==> run a: inputs <==
==> flow/design.v <==
`timescale 1 ns / 1 ns
module FM_demodulator
          (
           clk,
           reset,
           clk_enable,
           inp_I,
           inp_Q,
           out_fm
          );
  input   clk;
  input   reset;
  input   clk_enable;
  input   signed [38:0] inp_I;   
  input   signed [38:0] inp_Q;   
  output  [12:0] out_fm;   
  wire enb;
  reg signed [38:0] Delay1_out1;   
  reg signed [38:0] Delay2_out1;   
  reg signed [38:0] Delay4_out1;   
  wire signed [31:0] Sum4_sub_cast;   
  wire signed [31:0] Sum4_sub_cast_1;   
  wire signed [31:0] Sum4_sub_temp;   
  wire signed [29:0] Sum4_out1;   
  wire signed [68:0] Product_mul_temp;   
  wire signed [32:0] Product_out1;   
  reg signed [38:0] Delay3_out1;   
  wire signed [30:0] Sum3_sub_cast;   
  wire signed [30:0] Sum3_sub_cast_1;   
  wire signed [30:0] Sum3_sub_temp;   
  wire signed [28:0] Sum3_out1;   
  wire signed [67:0] Product2_mul_temp;   
  wire signed [32:0] Product2_out1;   
  wire signed [31:0] Sum5_sub_cast;   
  wire signed [31:0] Sum5_sub_cast_1;   
  wire signed [31:0] Sum5_sub_temp;   
  wire [12:0] OUTPUT_rsvd;   
  reg [12:0] OUTPUT_rsvdreg;
  assign enb = clk_enable;
  always @(posedge clk or posedge reset)
    begin : Delay1_process
      if (reset == 1'b1) begin
        Delay1_out1 <= 39'sh0000000000;
      end
      else begin
        if (enb) begin
          Delay1_out1 <= inp_I;
        end
      end
    end
  always @(posedge clk or posedge reset)
    begin : Delay2_process
      if (reset == 1'b1) begin
        Delay2_out1 <= 39'sh0000000000;
      end
      else begin
        if (enb) begin
          Delay2_out1 <= inp_Q;
        end
      end
    end
  always @(posedge clk or posedge reset)
    begin : Delay4_process
      if (reset == 1'b1) begin
        Delay4_out1 <= 39'sh0000000000;
      end
      else begin
        if (enb) begin
          Delay4_out1 <= Delay2_out1;
        end
      end
    end
  assign Sum4_sub_cast = inp_Q[38:7];
  assign Sum4_sub_cast_1 = Delay4_out1[38:7];
  assign Sum4_sub_temp = Sum4_sub_cast - Sum4_sub_cast_1;
  assign Sum4_out1 = Sum4_sub_temp[29:0];
  assign Product_mul_temp = Delay1_out1 * Sum4_out1;
  assign Product_out1 = Product_mul_temp[66:34];
  always @(posedge clk or posedge reset)
    begin : Delay3_process
      if (reset == 1'b1) begin
        Delay3_out1 <= 39'sh0000000000;
      end
      else begin
        if (enb) begin
          Delay3_out1 <= Delay1_out1;
        end
      end
    end
  assign Sum3_sub_cast = inp_I[38:8];
  assign Sum3_sub_cast_1 = Delay3_out1[38:8];
  assign Sum3_sub_temp = Sum3_sub_cast - Sum3_sub_cast_1;
  assign Sum3_out1 = Sum3_sub_temp[28:0];
  assign Product2_mul_temp = Sum3_out1 * Delay2_out1;
  assign Product2_out1 = Product2_mul_temp[65:33];
  assign Sum5_sub_cast = {Product_out1[32], Product_out1[32:2]};
  assign Sum5_sub_cast_1 = {Product2_out1[32], Product2_out1[32:2]};
  assign Sum5_sub_temp = Sum5_sub_cast - Sum5_sub_cast_1;
  assign OUTPUT_rsvd = Sum5_sub_temp[29:17];
always @(posedge clk)
    begin : OUTPUT_rsvdreg_process    
        if (enb) begin
          OUTPUT_rsvdreg <= OUTPUT_rsvd;
       end
    end
  assign out_fm = OUTPUT_rsvdreg;
endmodule   
==> flow/run.sh <==
#!/bin/bash
# the make line also repeats each setting of config.mk as NAME=value (left out here)
make -C /OpenROAD-flow-scripts/flow DESIGN_CONFIG=/design/flow/config.mk WORK_HOME=/design/flow/orfs CLKGATE_MAP_FILE= finish
==> flow/config.mk <==
export PLATFORM = sky130hd
export DESIGN_NAME = FM_demodulator
export DESIGN_NICKNAME = FM_demodulator
export VERILOG_FILES = /design/flow/design.v
export SDC_FILE = /design/flow/constraint.sdc
export NUM_CORES = 4
export LEC_CHECK = 0
export CAP_MARGIN = 20
export CORE_MARGIN = 2
export CORE_UTILIZATION = 72
export CTS_CLUSTER_SIZE = 42
export HOLD_SLACK_MARGIN = 0.29
export PLACE_DENSITY_LB_ADDON = 0.0
export SETUP_SLACK_MARGIN = 2.92
export SLEW_MARGIN = 20
export TNS_END_PERCENT = 5
==> flow/constraint.sdc <==
create_clock -name core_clock -period 12.4 [get_ports {clk}]
set_input_delay 2.4800 -clock core_clock [delete_from_list [all_inputs] [get_ports {clk}]]
set_output_delay 2.4800 -clock core_clock [all_outputs]
set_load 0.01 [all_outputs]
==> inputs of run b, as changes to run a <==
- CAP_MARGIN: 20 -> 15
- CTS_CLUSTER_DIAMETER: not set -> 207
- CTS_CLUSTER_SIZE: 42 -> not set
- HOLD_SLACK_MARGIN: 0.29 -> not set
- MAX_ROUTING_LAYER: not set -> met4
- PLACE_DENSITY_LB_ADDON: 0.0 -> not set
- SETUP_SLACK_MARGIN: 2.92 -> 3.2
- TNS_END_PERCENT: 5 -> not set
==> inputs of run c, as changes to run a <==
- ABC_AREA: not set -> 1
- CORE_ASPECT_RATIO: not set -> 0.5
- CTS_CLUSTER_DIAMETER: not set -> 367
- CTS_CLUSTER_SIZE: 42 -> 99
- HOLD_SLACK_MARGIN: 0.29 -> not set
- PLACE_DENSITY: not set -> 0.86
- PLACE_DENSITY_LB_ADDON: 0.0 -> not set
- SETUP_SLACK_MARGIN: 2.92 -> not set
==> flow/constraint.sdc (replaced) <==
create_clock -name core_clock -period 13.4 [get_ports {clk}]
set_input_delay 2.6800 -clock core_clock [delete_from_list [all_inputs] [get_ports {clk}]]
set_output_delay 2.6800 -clock core_clock [all_outputs]
set_load 0.01 [all_outputs]
==> inputs of run d, as changes to run a <==
- CTS_CLUSTER_DIAMETER: not set -> 344
- SETUP_SLACK_MARGIN: 2.92 -> 1.04
- TNS_END_PERCENT: 5 -> not set
==> flow/constraint.sdc (replaced) <==
create_clock -name core_clock -period 12.7 [get_ports {clk}]
set_input_delay 2.5400 -clock core_clock [delete_from_list [all_inputs] [get_ports {clk}]]
set_output_delay 2.5400 -clock core_clock [all_outputs]
set_load 0.01 [all_outputs]
==> qor summary <==
Library cells used by synthesis: run d 65; run b 65; run c 60; run a 65
Buffer count excluding the clock tree in the final layout: run d 1015; run b 1040; run c 827; run a 1011
Hold path startpoint: run d Delay2_out1[37]; run b Delay3_out1[24]; run c Delay2_out1[23]; run a Delay3_out1[8]
Proportion of synthesized chip area in sequential cells: run d 4.54%; run b 4.54%; run c 4.40%; run a 4.54%
Top-area cell type share of the netlist area: run d 55.1%; run b 55.1%; run c 53.4%; run a 55.1%
Status: run d complete, but fails checks; run b complete, but fails checks; run c timing/DRC/antenna clean; run a complete, but fails checks
Layout check failures: run d negative setup slack; run b negative setup slack; run c -; run a negative setup slack
Slowest CP cell: run d sky130_fd_sc_hd__fa_2; run b sky130_fd_sc_hd__fa_1; run c sky130_fd_sc_hd__fa_1; run a sky130_fd_sc_hd__fa_1
Launching point of the worst reg2reg path: run d Delay3_out1[9]; run b Delay4_out1[7]; run c Delay4_out1[9]; run a Delay4_out1[9]
Final period utilization: run d 115%; run b 119%; run c 97.4%; run a 119%
Adder and majority cell fraction of the synthesized area: run d 61.8%; run b 61.8%; run c 59.9%; run a 61.8%
Floorplan core area: run d 116000 µm²; run b 116000 µm²; run c 120000 µm²; run a 116000 µm²
Detail-routed via count per cell: run d 5.74; run b 5.74; run c 5.98; run a 5.70
Relative area change from synthesis to final layout: run d 13.5%; run b 14.1%; run c 9.78%; run a 12.6%
Area fraction in xor and xnor cells: run d 1.73%; run b 1.73%; run c 0.998%; run a 1.73%
GR Layer Usage met2: run d 69.8%; run b 70.0%; run c 74.6%; run a 68.7%
Post-route worst setup slack: run d -1.94 ns; run b -2.32 ns; run c 0.348 ns; run a -2.35 ns
Placed Cells incl. Taps: run d 11200; run b 11200; run c 12500; run a 11300
Number of nets at floorplan: run d 12100; run b 12100; run c 13400; run a 12100
Met3 usage in global routing: run d 9.51%; run b 8.18%; run c 25.8%; run a 9.21%
Largest net degree at the start of global routing: run d 81; run b 74; run c 107; run a 73
Fin Setup TNS: run d -18.34 ns; run b -21.05 ns; run c 0 ns; run a -24.01 ns
End-of-flow core utilization: run d 82.3%; run b 82.8%; run c 79.4%; run a 81.6%
Wire length on met1: run d 82.4 mm; run b 83.7 mm; run c 102 mm; run a 82.5 mm
Pre-CTS worst setup slack: run d -3.16 ns; run b -3.50 ns; run c -0.335 ns; run a -3.53 ns
